==> run P <==
## Remoto
module Remoto(clk,rst,entrada,comando,su,sd,suB,sdB,saida_1,saida1_1,saida2_1,soma_result_1,sinal_A,sinal_B);
==> flow/config.mk <==
export PLATFORM = sky130hd
export DESIGN_NAME = Remoto
export DESIGN_NICKNAME = Remoto
export VERILOG_FILES = /design/flow/design.v
export SDC_FILE = /design/flow/constraint.sdc
export NUM_CORES = 4
export LEC_CHECK = 0
export CAP_MARGIN = 5
export CELL_PAD_IN_SITES_DETAIL_PLACEMENT = 2
export CORE_ASPECT_RATIO = 0.59
export CORE_MARGIN = 2
export CORE_UTILIZATION = 31
export GPL_TIMING_DRIVEN = 0
export MIN_ROUTING_LAYER = met1
export PLACE_DENSITY_LB_ADDON = 0.05
export SLEW_MARGIN = 5
export TNS_END_PERCENT = 20
==> flow/constraint.sdc <==
create_clock -name core_clock -period 12.7 [get_ports {clk}]
set_input_delay 2.5400 -clock core_clock [delete_from_list [all_inputs] [get_ports {clk}]]
set_output_delay 2.5400 -clock core_clock [all_outputs]
set_load 0.01 [all_outputs]
run.sh (not shown) runs the stock make flow with config.mk's settings and CLKGATE_MAP_FILE=.
==> inputs of run Z, as changes to run P <==
ABC_AREA = 1   (was unset)
CAP_MARGIN = 20   (was 5)
CELL_PAD_IN_SITES_DETAIL_PLACEMENT = unset   (was 2)
CORE_ASPECT_RATIO = unset   (was 0.59)
CORE_UTILIZATION = 72   (was 31)
GPL_TIMING_DRIVEN = unset   (was 0)
MIN_ROUTING_LAYER = unset   (was met1)
PLACE_DENSITY = 0.4   (was unset)
PLACE_DENSITY_LB_ADDON = unset   (was 0.05)
SLEW_MARGIN = 20   (was 5)
TNS_END_PERCENT = 10   (was 20)
==> flow/constraint.sdc (replaced) <==
create_clock -name core_clock -period 6.19 [get_ports {clk}]
set_input_delay 1.2380 -clock core_clock [delete_from_list [all_inputs] [get_ports {clk}]]
set_output_delay 1.2380 -clock core_clock [all_outputs]
set_load 0.01 [all_outputs]
==> inputs of run C, as changes to run P <==
ABC_AREA = 1   (was unset)
CAP_MARGIN = 20   (was 5)
CELL_PAD_IN_SITES_DETAIL_PLACEMENT = unset   (was 2)
CORE_ASPECT_RATIO = unset   (was 0.59)
CORE_UTILIZATION = 70   (was 31)
CTS_CLUSTER_SIZE = 74   (was unset)
GPL_TIMING_DRIVEN = unset   (was 0)
MIN_ROUTING_LAYER = unset   (was met1)
PLACE_DENSITY_LB_ADDON = 0.0   (was 0.05)
SETUP_SLACK_MARGIN = 1.91   (was unset)
SLEW_MARGIN = 20   (was 5)
TNS_END_PERCENT = unset   (was 20)
==> flow/constraint.sdc (replaced) <==
create_clock -name core_clock -period 7.17 [get_ports {clk}]
set_input_delay 1.4340 -clock core_clock [delete_from_list [all_inputs] [get_ports {clk}]]
set_output_delay 1.4340 -clock core_clock [all_outputs]
set_load 0.01 [all_outputs]
==> flow_summary_export.csv <==
group,metric,value,unit
run_status,stop_error,"[ERROR GRT-0116] Global routing finished with congestion. Check the congestion regions in the DRC Viewer.",
global_route,grt_use_total,72.30,%
placement,dp.cells,2471,
yosys,synth_area,13800,um^2
clock_tree,post_cts.repair.setup_buffers,174,
run_status,outcome,"stopped before the end",
clock_tree,ctsResizeCount,462,
global_route,met3_usage,61.82,%
run_status,stop_stage,"5_1_grt",
yosys,avgSynthCellArea,6.363,um^2
die,fp.dieH,144.4,um
-- figures above: run C

==> flow_summary_export.csv <==
group,metric,value,unit
yosys,synth_area,13800,um^2
timing,setup_viol,21,
run_status,outcome,"failed layout checks",
timing,layout_setup_ws,-468.7,ps
clock_tree,ctsResizeCount,91,
run_status,so.violations,"negative setup slack",
clock_tree,post_cts.repair.setup_buffers,14,
yosys,avgSynthCellArea,6.363,um^2
-- figures above: run Z

==> flow_summary_export.csv <==
group,metric,value,unit
placement,dp.cells,2425,
clock_tree,post_cts.repair.setup_buffers,0,
pwr,power-top-group,"clock",
clock_tree,ctsResizeCount,0,
route,m1WireLength,26920,um
run_status,outcome,"timing/DRC/antenna clean",
yosys,synth_area,13530,um^2
yosys,avgSynthCellArea,7.578,um^2
global_route,met3_usage,2.815,%
hold_path,hp-start,"G1.sinal$_SDFFE_PP0P_",
die,fp.dieH,164.5,um
-- figures above: run P

Power and IR drop assume default switching activity.
